== run 1 ==
==> flow/design.v (excerpt) <==
module triangle(clk, reset, nt, xi, yi, busy, po, xo, yo);
input        clk, reset, nt;
input  [2:0] xi, yi;
output       busy, po;
output [2:0] xo, yo;
reg busy, po;
reg [4:0] state, next_state;  
reg [6:0] x_cor[0:2];         
reg [6:0] y_cor[0:2];         
reg [1:0] s0_count;           
reg s1_count;                 
reg s2_count;                 
reg s7_count;                 
reg [4:0] horiz;              
reg [3:0] out_count;          
reg signed [8:0] a[0:1];      
reg signed [8:0] b[0:1];      
reg signed [8:0] c[0:1];      
reg [3:0] ep, save_ep;        
reg signed [7:0] value;       
reg [1:0] o_idx;              
reg [2:0] xo, yo;             
reg loc;                      
reg [3:0] start;              
parameter s0=5'd0,s1=5'd1,s2=5'd2,s3=5'd3,s4=5'd4,s5=5'd5,s6=5'd6,s7=5'd7;
integer i,j;
always @(posedge clk or posedge reset)begin
    if(reset) state<=s0;
    else state<=next_state;
end
always @(*)begin
    case(state)
        s0:next_state=(s0_count==2'd3)?s1:s0;
        s1:next_state=(s1_count==1'b1)?s2:s1;
        s2:next_state=(out_count==y_cor[0]||out_count==y_cor[1]||out_count==y_cor[2])?s5:((s2_count==1'b1)?((value==8'd0)?s5:((value[7]==1'b0)?s3:s4)):s2);
        s3:next_state=(o_idx==2'd2)?s5:s2;
        s4:next_state=(o_idx==2'd1)?s5:s2;
        s5:next_state=(out_count==y_cor[0]||out_count==y_cor[2])?s6:((loc==1'b0)?((out_count==y_cor[1])?((start==x_cor[1])?s6:s5):((start==ep)?s6:s5)):((start==x_cor[0])?s6:s5));
        s6:next_state=(out_count==y_cor[2])?s7:s2;
  ...
export LEC_CHECK = 0
export ABC_AREA = 1
export CAP_MARGIN = 20
export CORE_MARGIN = 2
export CORE_UTILIZATION = 72
export CTS_CLUSTER_SIZE = 15
export PLACE_DENSITY_LB_ADDON = 0.02
export SETUP_SLACK_MARGIN = 0.24
export SLEW_MARGIN = 20
create_clock -name core_clock -period 2.75 [get_ports {clk}]
run.sh (not shown) runs the stock make flow with config.mk's settings and CLKGATE_MAP_FILE=.
Run 1 finished every stage; the final checks, however, were not passed, the failures being setup timing.
--- input diff run 1..run 2 ---
# run 1
export LEC_CHECK = 0
export ABC_AREA = 1
export CAP_MARGIN = 20
export CORE_MARGIN = 2
export CORE_UTILIZATION = 72
export CTS_CLUSTER_SIZE = 15
export PLACE_DENSITY_LB_ADDON = 0.02
export SETUP_SLACK_MARGIN = 0.24
export SLEW_MARGIN = 20
create_clock -name core_clock -period 2.75 [get_ports {clk}]
# run 2
export LEC_CHECK = 0
export ABC_AREA = 1
export CAP_MARGIN = 20
export CORE_MARGIN = 2
export CORE_UTILIZATION = 72
export CTS_CLUSTER_SIZE = 30
export PLACE_DENSITY = 0.37
export SLEW_MARGIN = 20
create_clock -name core_clock -period 3.94 [get_ports {clk}]
==> comparison <==
Layout checks on run 2: not met. Flow itself completed; violations: setup timing. Power on run 2 is ahead of run 1. Run 2 vs. run 1: setup slack higher; vias after detailed routing lower; fmax higher. Looking at endpoint of the worst setup timing path, the value[7] result is from run 1; the value[5] one comes from run 2.
Input changes introduced in run 3 (baseline for comparison: run 2):
# run 2
export LEC_CHECK = 0
export ABC_AREA = 1
export CAP_MARGIN = 20
export CORE_MARGIN = 2
export CORE_UTILIZATION = 72
export CTS_CLUSTER_SIZE = 30
export PLACE_DENSITY = 0.37
export SLEW_MARGIN = 20
create_clock -name core_clock -period 3.94 [get_ports {clk}]
# run 3
export LEC_CHECK = 0
export CAP_MARGIN = 20
export CORE_MARGIN = 2
export CORE_UTILIZATION = 66
export SLEW_MARGIN = 20
create_clock -name core_clock -period 4.74 [get_ports {clk}]
--- outcome ---
Run 3 completed every stage of the flow, and the final layout passed the timing, design-rule and antenna checks. Between run 3 and run 2, it is run 3 whose cell area is lower, by 10%. In the floorplan summary, run 3 is listed with a die area greater than that of run 2. The setup slack reported for run 3 is greater than that of run 2 by 0.74 ns. Met3 track demand over resource in global routing, run 3 and run 2: lower on run 2. Run 3 reports a lower area fraction in and, or, nand and nor cells after synthesis than run 2 does. Comparing run 3 and run 2, sequential share of layout area is higher on run 3. Taking run 2 as the reference, in run 3 count of instantiated cells in the yosys netlist lower; maximum frequency has decreased; cell count shrank by 362.
The following lists how run 4 was set up differently from run 3:
# run 3
export LEC_CHECK = 0
export CAP_MARGIN = 20
export CORE_MARGIN = 2
export CORE_UTILIZATION = 66
export SLEW_MARGIN = 20
create_clock -name core_clock -period 4.74 [get_ports {clk}]
# run 4
export LEC_CHECK = 0
export ABC_AREA = 1
export CAP_MARGIN = 20
export CORE_MARGIN = 2
export CORE_UTILIZATION = 72
export SETUP_SLACK_MARGIN = 0.94
export SLEW_MARGIN = 20
create_clock -name core_clock -period 5.04 [get_ports {clk}]
==> results <==
Delta (run 4 minus run 3): sum of buffers and inverters on the critical path +3, simple logic cell fraction of the synthesized area +7.6 points, share of synthesized area occupied by flip-flops and latches has decreased, summed area of non-filler cells in the final layout now larger.
--- input diff run 4..run 5 ---
# run 4
export LEC_CHECK = 0
export ABC_AREA = 1
export CAP_MARGIN = 20
export CORE_MARGIN = 2
export CORE_UTILIZATION = 72
export SETUP_SLACK_MARGIN = 0.94
export SLEW_MARGIN = 20
create_clock -name core_clock -period 5.04 [get_ports {clk}]
# run 5
export LEC_CHECK = 0
export ABC_AREA = 1
export CAP_MARGIN = 20
export CORE_MARGIN = 2
export CORE_UTILIZATION = 72
export CTS_CLUSTER_DIAMETER = 400
export CTS_CLUSTER_SIZE = 95
export SLEW_MARGIN = 20
export TNS_END_PERCENT = 40
create_clock -name core_clock -period 2.89 [get_ports {clk}]
Findings:
Final checks on run 5, whose flow otherwise completed, came back failing, citing setup timing.
Summary of run 5 over run 4: insertion delay of the later-clocked pin in the worst-skew pair essentially unchanged; global-route usage increased 2.0 points; post-route clock skew essentially unchanged.
Fraction of power consumed by the clock network ended up 2.9 points lower on run 5 than on run 4.
Diff run 4 -> run 5: maximum frequency from static timing analysis saw an increase, global-route met1 utilization has increased, hold slack moved down.
Power is estimated from default activity; no workload was simulated.
